## v8
==> flow/design.v <==
`timescale 1 ns / 1 ps
module ame_sobel_filter #(
    parameter LINE_DATA_BITS = 7,
    parameter COMP_DATA_BITS = 8
) (
    input logic clk_i,
    input logic rst_n_i,
    input  logic comp_init_i,
    output logic comp_done_o,
    input logic [5:0] [LINE_DATA_BITS-1:0] line_data_i,
    output logic [3:0] [3:0] [COMP_DATA_BITS-1:0] comp_data_o
);
typedef enum logic [2:0] {
    IDLE   = 3'b000,
    COMP_1 = 3'b001,
    COMP_2 = 3'b010,
    COMP_3 = 3'b011,
    COMP_4 = 3'b100,
    COMP_5 = 3'b101,
    COMP_6 = 3'b110
} state_t;
state_t ctl_sta;
logic [5:0] [1:0] [COMP_DATA_BITS-1:0] line_data;
logic [3:0] [3:0] [COMP_DATA_BITS-1:0] comp_data;
typedef enum logic {
    DATA_1 = 1'b0,
    DATA_2 = 1'b1
} comp_data_t;
generate
    for (genvar i = 0; i < 6; i++) begin: comp_block
        assign line_data[i][DATA_1] = line_data_i[i];
        assign line_data[i][DATA_2] = line_data_i[i] << 1;
    end
endgenerate
logic comp_done;
assign comp_done_o = comp_done;
assign comp_data_o = comp_data;
always_ff @(posedge clk_i or negedge rst_n_i)
begin
    if (!rst_n_i) begin
        ctl_sta <= IDLE;
        comp_done <= 'b0;
        comp_data <= 'b0;
    end else begin
        case (ctl_sta)
            IDLE:
                ctl_sta <= comp_init_i ? COMP_1 : ctl_sta;
            COMP_1:
                ctl_sta <= COMP_2;
            COMP_2:
                ctl_sta <= COMP_3;
            COMP_3:
                ctl_sta <= COMP_4;
            COMP_4:
                ctl_sta <= COMP_5;
            COMP_5:
                ctl_sta <= COMP_6;
            COMP_6:
                ctl_sta <= comp_init_i ? COMP_1 : IDLE;
            default:
                ctl_sta <= IDLE;
        endcase
        comp_done <= (ctl_sta == COMP_6);
        case (ctl_sta)
            IDLE:
                comp_data <= 'b0;
            COMP_1: begin
                comp_data[0][0] <= - line_data[0][DATA_1] - line_data[1][DATA_2] - line_data[2][DATA_1];
                comp_data[1][0] <= - line_data[1][DATA_1] - line_data[2][DATA_2] - line_data[3][DATA_1];
                comp_data[2][0] <= - line_data[2][DATA_1] - line_data[3][DATA_2] - line_data[4][DATA_1];
                comp_data[3][0] <= - line_data[3][DATA_1] - line_data[4][DATA_2] - line_data[5][DATA_1];
            end
            COMP_2: begin
                comp_data[0][1] <= - line_data[0][DATA_1] - line_data[1][DATA_2] - line_data[2][DATA_1];
                comp_data[1][1] <= - line_data[1][DATA_1] - line_data[2][DATA_2] - line_data[3][DATA_1];
                comp_data[2][1] <= - line_data[2][DATA_1] - line_data[3][DATA_2] - line_data[4][DATA_1];
                comp_data[3][1] <= - line_data[3][DATA_1] - line_data[4][DATA_2] - line_data[5][DATA_1];
            end
            COMP_3: begin
                comp_data[0][0] <= comp_data[0][0] + line_data[0][DATA_1] + line_data[1][DATA_2] + line_data[2][DATA_1];
                comp_data[1][0] <= comp_data[1][0] + line_data[1][DATA_1] + line_data[2][DATA_2] + line_data[3][DATA_1];
                comp_data[2][0] <= comp_data[2][0] + line_data[2][DATA_1] + line_data[3][DATA_2] + line_data[4][DATA_1];
                comp_data[3][0] <= comp_data[3][0] + line_data[3][DATA_1] + line_data[4][DATA_2] + line_data[5][DATA_1];
                comp_data[0][2] <= - line_data[0][DATA_1] - line_data[1][DATA_2] - line_data[2][DATA_1];
                comp_data[1][2] <= - line_data[1][DATA_1] - line_data[2][DATA_2] - line_data[3][DATA_1];
                comp_data[2][2] <= - line_data[2][DATA_1] - line_data[3][DATA_2] - line_data[4][DATA_1];
                comp_data[3][2] <= - line_data[3][DATA_1] - line_data[4][DATA_2] - line_data[5][DATA_1];
            end
            COMP_4: begin
                comp_data[0][1] <= comp_data[0][1] + line_data[0][DATA_1] + line_data[1][DATA_2] + line_data[2][DATA_1];
                comp_data[1][1] <= comp_data[1][1] + line_data[1][DATA_1] + line_data[2][DATA_2] + line_data[3][DATA_1];
                comp_data[2][1] <= comp_data[2][1] + line_data[2][DATA_1] + line_data[3][DATA_2] + line_data[4][DATA_1];
                comp_data[3][1] <= comp_data[3][1] + line_data[3][DATA_1] + line_data[4][DATA_2] + line_data[5][DATA_1];
                comp_data[0][3] <= - line_data[0][DATA_1] - line_data[1][DATA_2] - line_data[2][DATA_1];
                comp_data[1][3] <= - line_data[1][DATA_1] - line_data[2][DATA_2] - line_data[3][DATA_1];
                comp_data[2][3] <= - line_data[2][DATA_1] - line_data[3][DATA_2] - line_data[4][DATA_1];
                comp_data[3][3] <= - line_data[3][DATA_1] - line_data[4][DATA_2] - line_data[5][DATA_1];
            end
            COMP_5: begin
                comp_data[0][2] <= comp_data[0][2] + line_data[0][DATA_1] + line_data[1][DATA_2] + line_data[2][DATA_1];
                comp_data[1][2] <= comp_data[1][2] + line_data[1][DATA_1] + line_data[2][DATA_2] + line_data[3][DATA_1];
                comp_data[2][2] <= comp_data[2][2] + line_data[2][DATA_1] + line_data[3][DATA_2] + line_data[4][DATA_1];
                comp_data[3][2] <= comp_data[3][2] + line_data[3][DATA_1] + line_data[4][DATA_2] + line_data[5][DATA_1];
            end
            COMP_6: begin
                comp_data[0][3] <= comp_data[0][3] + line_data[0][DATA_1] + line_data[1][DATA_2] + line_data[2][DATA_1];
                comp_data[1][3] <= comp_data[1][3] + line_data[1][DATA_1] + line_data[2][DATA_2] + line_data[3][DATA_1];
                comp_data[2][3] <= comp_data[2][3] + line_data[2][DATA_1] + line_data[3][DATA_2] + line_data[4][DATA_1];
                comp_data[3][3] <= comp_data[3][3] + line_data[3][DATA_1] + line_data[4][DATA_2] + line_data[5][DATA_1];
            end
            default:
                comp_data <= 'b0;
        endcase
    end
end
endmodule
export LEC_CHECK = 0
export ABC_AREA = 1
export CAP_MARGIN = 35
export CELL_PAD_IN_SITES_DETAIL_PLACEMENT = 0
export CELL_PAD_IN_SITES_GLOBAL_PLACEMENT = 3
export CORE_ASPECT_RATIO = 1.55
export CORE_MARGIN = 3
export CORE_UTILIZATION = 56
export CTS_CLUSTER_DIAMETER = 192
export CTS_CLUSTER_SIZE = 89
export HOLD_SLACK_MARGIN = -0.05
export MAX_ROUTING_LAYER = met4
export SLEW_MARGIN = 10
export TNS_END_PERCENT = 65
create_clock -name core_clock -period 3.92 [get_ports {clk_i}]
run.sh (not shown) runs the stock make flow with config.mk's settings and CLKGATE_MAP_FILE=.
global placement without I/O (3_1_place_gp_skip_io): v8 exited with error
For v2, these inputs were changed with respect to v8:
- CELL_PAD_IN_SITES_DETAIL_PLACEMENT no longer set, was 0
- HOLD_SLACK_MARGIN no longer set, was -0.05
- CORE_MARGIN now 2, was 3
- CORE_UTILIZATION now 72, was 56
- CTS_CLUSTER_SIZE no longer set, was 89
- CAP_MARGIN now 5, was 35
- SLEW_MARGIN now 40, was 10
- CELL_PAD_IN_SITES_GLOBAL_PLACEMENT no longer set, was 3
- MAX_ROUTING_LAYER no longer set, was met4
- ABC_AREA no longer set, was 1
- CTS_CLUSTER_DIAMETER no longer set, was 192
- TNS_END_PERCENT no longer set, was 65
- CORE_ASPECT_RATIO no longer set, was 1.55
- the clock period (ns, I/O delays scaled along) now 1.91, was 3.92
Notes after the runs:
detailed placement (3_5_place_dp): v2 exited with error
Between v8 and v2, die area is higher for v8, v2 comes in under that.
Post-synthesis instance total: lower on v2
Looking at compound-cell area share of the yosys netlist, v2 sits 13 points above v8.
v8 has lower starting density of the core than v2.
Re synthesized-area fraction occupied by and/or/nand/nor cells: v8 and v2 aren't equal, and the lower value belongs to v2.
v2 vs. v8: placeable core area went down; arithmetic-cell share of the synthesized area counting full adders, half adders and majority gates grew by 3.0 points; sequential-to-total area share from yosys stat now larger.
Input changes introduced in v54 (baseline for comparison: v2):
- SLEW_MARGIN changed from 40 to 20
- CAP_MARGIN changed from 5 to 20
- CORE_UTILIZATION changed from 72 to 50
- the clock period (ns, I/O delays scaled along) changed from 1.91 to 4.3
Findings:
- v54 closes out successfully: all stages finished, all timing, DRC and antenna checks passed.
- Relative to v2, v54 degrades die size.
- Between v54 and v2, the difference in xor/xnor cell area share of the yosys netlist is negligible.
- v54 against v2: async set-reset flop share out of synthesis roughly the same, cell area after synthesis roughly the same, die outline width higher.
- Going from v2 to v54, starting density of the core dropped 22 points; synthesized cell count barely changed.
- Summary of v54 over v2: final weighted congestion in routability-driven placement went down by 0.11, row count increased by 20% relative to the old numbers.


## exp/raven
// ame_sobel_filter: RTL as listed in full above, without the edits since
==> flow/config.mk <==
export PLATFORM = sky130hd
export DESIGN_NAME = ame_sobel_filter
export DESIGN_NICKNAME = ame_sobel_filter
export VERILOG_FILES = /design/flow/design.v
export SDC_FILE = /design/flow/constraint.sdc
export NUM_CORES = 4
export LEC_CHECK = 0
export CAP_MARGIN = 20
export CORE_MARGIN = 2
export CORE_UTILIZATION = 72
export CTS_CLUSTER_DIAMETER = 374
export CTS_CLUSTER_SIZE = 95
export PLACE_DENSITY = 0.35
export SETUP_SLACK_MARGIN = 0.14
export SLEW_MARGIN = 20
export TNS_END_PERCENT = 5
==> flow/constraint.sdc <==
create_clock -name core_clock -period 1.53 [get_ports {clk_i}]
set_input_delay 0.3060 -clock core_clock [delete_from_list [all_inputs] [get_ports {clk_i}]]
set_output_delay 0.3060 -clock core_clock [all_outputs]
set_load 0.01 [all_outputs]
exp/raven did not run to completion, as it errored out during 4_1_cts.
The following lists how exp/xenon was set up differently from exp/raven:
Settings: PLACE_DENSITY changed from 0.35 to 0.89; ABC_AREA newly set to 1.
Results
Between exp/raven and exp/xenon, synthesized area is higher for exp/xenon, exp/raven comes in under that.
The horizontal die size of exp/xenon is higher than that of exp/raven.
For exp/xenon, the flow was terminated by a tool error in 4_1_cts and produced no final design.
Relative to exp/raven, post-synthesis area per instance has decreased by 2.4 sq um in exp/xenon.
Die area | exp/xenon > exp/raven
### exp/xenon -> exp/onyx
Settings: PLACE_DENSITY removed (was 0.89); SETUP_SLACK_MARGIN removed (was 0.14); CTS_CLUSTER_DIAMETER removed (was 374); CTS_CLUSTER_SIZE changed from 95 to 41; TNS_END_PERCENT removed (was 5); ABC_AREA removed (was 1); CORE_UTILIZATION changed from 72 to 66; the clock period (ns, I/O delays scaled along) changed from 1.53 to 3.08.
--- outcome ---
- No final results exist for exp/onyx, since it was stopped by error GRT-0232 during 5_1_grt.
- Taking exp/xenon as the reference, in exp/onyx number of nets in the synthesized netlist fell by 663; number of cell instances after yosys synthesis shrank by about 30%.
- Looking at starting utilization of the core area, exp/onyx sits below exp/xenon.
- Compared with exp/xenon, in exp/onyx synthesized cell count decreased 663, worst setup slack before clock tree synthesis climbed 1.08 ns, floorplan die width has remained practically unchanged.
- Compared with exp/xenon, exp/onyx shows per-instance average area after synthesis that has gone up by more than a quarter.
- Yosys chip area, exp/xenon and exp/onyx, higher one = exp/xenon.
- exp/onyx against exp/xenon: post-synthesis share of cell area spent on and, or, nand and nor gates decreased 21 points, y dimension of the die did not really move.
- Compared with exp/xenon, exp/onyx improves area after synthesis.
[inputs] exp/yarrow vs exp/onyx
Settings: CORE_UTILIZATION changed from 66 to 72; PLACE_DENSITY newly set to 0.95; CTS_CLUSTER_SIZE removed (was 41); the clock period (ns, I/O delays scaled along) changed from 3.08 to 3.11.
[summary]
exp/onyx did not finish; the tool stopped in 5_1_grt with error GRT-0232. exp/yarrow is listed as incomplete: the tool reported an error in 4_1_cts and the run ended there. Higher initial core utilization goes to exp/yarrow over exp/onyx. Measured against each other, exp/yarrow and exp/onyx differ in placed instance count, the higher figure coming from exp/onyx. Net count entering floorplan came out exactly the same in exp/yarrow and exp/onyx. Max standard cell core area across exp/yarrow and exp/onyx: exp/onyx. Re cell count after synthesis: no difference whatsoever between exp/onyx and exp/yarrow. As of exp/yarrow, number of standard-cell rows in the floorplan had fallen by a few percent compared to exp/onyx.
